## v27
==> flow/design.v <==
module life16(
    input clk,
    input load,
    input [255:0] data,
    output reg [255:0] q);
reg [3:0] sum;    
always @(posedge clk) begin
    if (load) begin q <= data; end
    else begin
        for (integer count = 0 ; count < 256 ; count++) begin
        if (count == 0) begin
            sum = q[1] + q[15] + q[16] + q[17] + q[31] + q[240] + q[241] +  q[255]; 
        end else if (count == 15) begin
            sum = q[14] + q[16] + q[0] + q[31] + q[240] + q[254] + q[30]  + q[255];
        end else if (count == 240) begin
            sum = q[0] + q[1] + q[15] + q[239] + q[241] + q[224] + q[225] + q[255];
        end else if (count == 255) begin
            sum = q[0] + q[14] +  q[15] + q[224] + q[238] + q[240] + q[239] + q[254];
        end else if (count > 0 && count < 15) begin
            sum = q[count -1] + q[count +1] + q[count +16] + q[count +15] + q[count +17] + q[count + 240] + q[count +239] + q[count +241];
        end else if (count % 16 == 0) begin 
            sum = q[count -1] + q[count +1] + q[count +15] + q[count +16] + q[count +17] + q[count -15] + q[count -16] + q[count +31];
        end else if (count % 16 == 15)  begin
            sum = q[count -1] + q[count +1] + q[count +15] + q[count -15]  + q[count +16] + q[count -16] + q[count -17]  + q[count -31];
        end else if (count > 240 && count < 255) begin
            sum = q[count -1] + q[count +1] + q[count - 15] + q[count - 16] + q[count - 17] + q[count - 240] + q[count - 241] + q[count - 239];
        end else begin
            sum = q[count -1] + q[count +1] + q[count -15] + q[count -16]  + q[count -17] + q[count +15] + q[count +16] + q[count +17];
        end
        if ((sum == 0 || sum == 1) || (sum >= 4)) begin
         	q[count] <= 0;
    	end else if (sum == 3) begin
         	q[count] <= 1;
    	end
    end
    end
end
endmodule
export LEC_CHECK = 0
export CAP_MARGIN = 20
export CORE_MARGIN = 2
export CORE_UTILIZATION = 68
export PLACE_DENSITY = 0.38
export SLEW_MARGIN = 20
create_clock -name core_clock -period 3.92 [get_ports {clk}]
run.sh (not shown) runs the stock make flow with config.mk's settings and CLKGATE_MAP_FILE=.
From the logs: v27 reached the end of the flow and failed the layout checks with setup timing.
Setup changes, v27 to v30
- CORE_UTILIZATION now 59, was 68
- PLACE_DENSITY no longer set, was 0.38
- the clock period (ns, I/O delays scaled along) now 2.52, was 3.92
Notes after the runs:
Comparing v30 and v27, multi-input combinational cell area is lower on v27. Compared to v27, the routing of v30 uses more wire. Diff v27 -> v30 | total die size | up by more than 10%. Of v30 and v27, the run reporting the lower total negative slack for setup checks was v30. Non-clock buffer count (v27 / v30): 0.58. Looking only at total cell area at the placement stage, and setting everything else aside, the higher value of v30 and v27 goes to v30. The flow for v30 finished, though final verification flagged setup timing. STATUS first-pass GRT wire length: v30 loses against v27.

// life16: RTL as listed in full above, without the edits since
Settings: LEC_CHECK=0, CAP_MARGIN=35, CELL_PAD_IN_SITES_GLOBAL_PLACEMENT=0, CORE_MARGIN=2, CORE_UTILIZATION=69, CTS_CLUSTER_SIZE=34, GPL_TIMING_DRIVEN=1, SETUP_SLACK_MARGIN=1.03, SLEW_MARGIN=15; clock period 3.53 ns.
The starting point never finished: it broke off in global routing, error GRT-0232.
Rerun with:
CAP_MARGIN = 20   (was 35)
CELL_PAD_IN_SITES_GLOBAL_PLACEMENT = not set   (was 0)
CORE_UTILIZATION = 67   (was 69)
CTS_CLUSTER_SIZE = not set   (was 34)
GPL_TIMING_DRIVEN = not set   (was 1)
HOLD_SLACK_MARGIN = -0.09   (was not set)
SETUP_SLACK_MARGIN = not set   (was 1.03)
SLEW_MARGIN = 20   (was 15)
clock period = 4.07 ns   (was 3.53 ns; I/O delays follow)
The new run finished with timing, DRC and antenna clean.
Synthesized cell count is unchanged.
Area after synthesis stays the same.
Die size is higher by a few percent.
Rerun with:
CAP_MARGIN = 15   (was 20)
CORE_UTILIZATION = 70   (was 67)
CTS_CLUSTER_SIZE = 24   (was not set)
MAX_ROUTING_LAYER = met4   (was not set)
clock period = 3.75 ns   (was 4.07 ns; I/O delays follow)
Now the flow finished but fails on negative setup slack. Wire length came out higher by 43%. Register-to-register slack gets worse by 0.57 ns. Die size fell by 4.2%. Design area grows by 10%. Sequential share of layout area goes down by 1.0 points.
Rerun with:
CAP_MARGIN = 20   (was 15)
CORE_UTILIZATION = 47   (was 70)
CTS_CLUSTER_SIZE = not set   (was 24)
HOLD_SLACK_MARGIN = not set   (was -0.09)
MAX_ROUTING_LAYER = not set   (was met4)
clock period = 4.43 ns   (was 3.75 ns; I/O delays follow)
Result: The changed run went through all stages and came out clean; via count went down by 22%; global-route usage went down by 17 points; routed wire length went down by 29%; utilization went down by 38 points; first-iteration DRC count went down by 67%.
Rerun with:
CORE_UTILIZATION = 70   (was 47)
CTS_CLUSTER_SIZE = 24   (was not set)
HOLD_SLACK_MARGIN = -0.09   (was not set)
clock period = 3.85 ns   (was 4.43 ns; I/O delays follow)
Effect:
- The changed run finished but fails on negative setup slack
- routed wire length rises by 11%
- worst hold slack improved by 0.032 ns
- non-clock buffer count went up by 429
- final area rises by about 8%

Setup of P:
RTL: the design.v shown in full above, as it stands there.
export LEC_CHECK = 0
export ABC_AREA = 1
export CAP_MARGIN = 10
export CORE_MARGIN = 2
export CORE_UTILIZATION = 72
export SETUP_SLACK_MARGIN = 0.65
export SLEW_MARGIN = 20
export TNS_END_PERCENT = 5
create_clock -name core_clock -period 2.52 [get_ports {clk}]
P never completed, since it errored out during global routing.
Changes in Q relative to P:
Settings: a change of CORE_UTILIZATION from 72 to 70; a deleted TNS_END_PERCENT that had been 5; a change of CAP_MARGIN from 10 to 20; a change of SETUP_SLACK_MARGIN from 0.65 to 0.01; a change of the clock period (ns, I/O delays scaled along) from 2.52 to 2.15.
## What came out
Of Q and P, the run reporting the lower post-placement cell count was Q.
The higher pre-CTS setup slack of Q and P is in P.
Reported for Q and P, post-synthesis instance area turned out identical to the last digit.
Against P, number of rows in the core area in Q rose slightly.
The die height in Q was higher than what P gave.
NOTE placed cell area P->Q decreased slightly
Of Q and P, only P fails to reach the end of the flow.
The log for P ends in global routing with error GRT-0232, so the run never completed.
[inputs] R vs Q
Settings: ABC_AREA: 1 -> unset; CORE_UTILIZATION: 70 -> 40; SETUP_SLACK_MARGIN: 0.01 -> unset; the clock period (ns, I/O delays scaled along): 2.15 -> 4.43.
- R finished every stage and its layout cleared the timing, DRC and antenna checks.
- R vs Q: design area down by more than 10%
- R vs Q, first-pass GRT wire length went down by 38 mm.
- Against Q, R reports a HPWL reported at the end of detailed placement that is lower.
> inputs changed (R -> S)
Settings: CORE_UTILIZATION now 70, was 40; CTS_CLUSTER_DIAMETER now 28, previously not set; CTS_CLUSTER_SIZE now 36, previously not set; SETUP_SLACK_MARGIN now 1.06, previously not set; the clock period (ns, I/O delays scaled along) now 3.78, was 4.43.
--- outcome ---
Diff R..S | average size of a mapped cell | unchanged
On post-CTS setup buffer count, the lower figure sits with R, not S.
NOTE: post-cts gate resize count in S exceeds that of R
Of R and S, R shows the higher instance count after placement with tap cells included, with S below it.
Stage in which a tool error killed S: global routing.
Minimum setup slack after placement, R and S: smaller value in S
S vs. R: last weighted congestion value of the routability-driven placer grew by about 13%, number of H-tree branching levels grew by 1, total cells reported by yosys after synthesis held steady.
> inputs changed (S -> T)
Settings: PLACE_DENSITY_LB_ADDON newly set to 0.0; CORE_UTILIZATION changed from 70 to 72; CTS_CLUSTER_DIAMETER removed (was 28); SETUP_SLACK_MARGIN changed from 1.06 to 0.83; CTS_CLUSTER_SIZE removed (was 36); the clock period (ns, I/O delays scaled along) changed from 3.78 to 2.8.
Findings:
Each of T and S falls short of a clean finish. S: it failed during global routing, and the tool reported GRT-0232. The flow ended early for T: it failed with a tool error in clock tree synthesis. The synthesized area divided by synthesized cell count on T is in line with that on S. In T, core utilization at floorplan is higher than in S. Last weighted congestion value of the routability-driven placer ended up 1.5% lower on T than on S. Of T and S, the run reporting the higher number of instances in the placed design was T. Lower post-place setup slack was reported by T, not S.
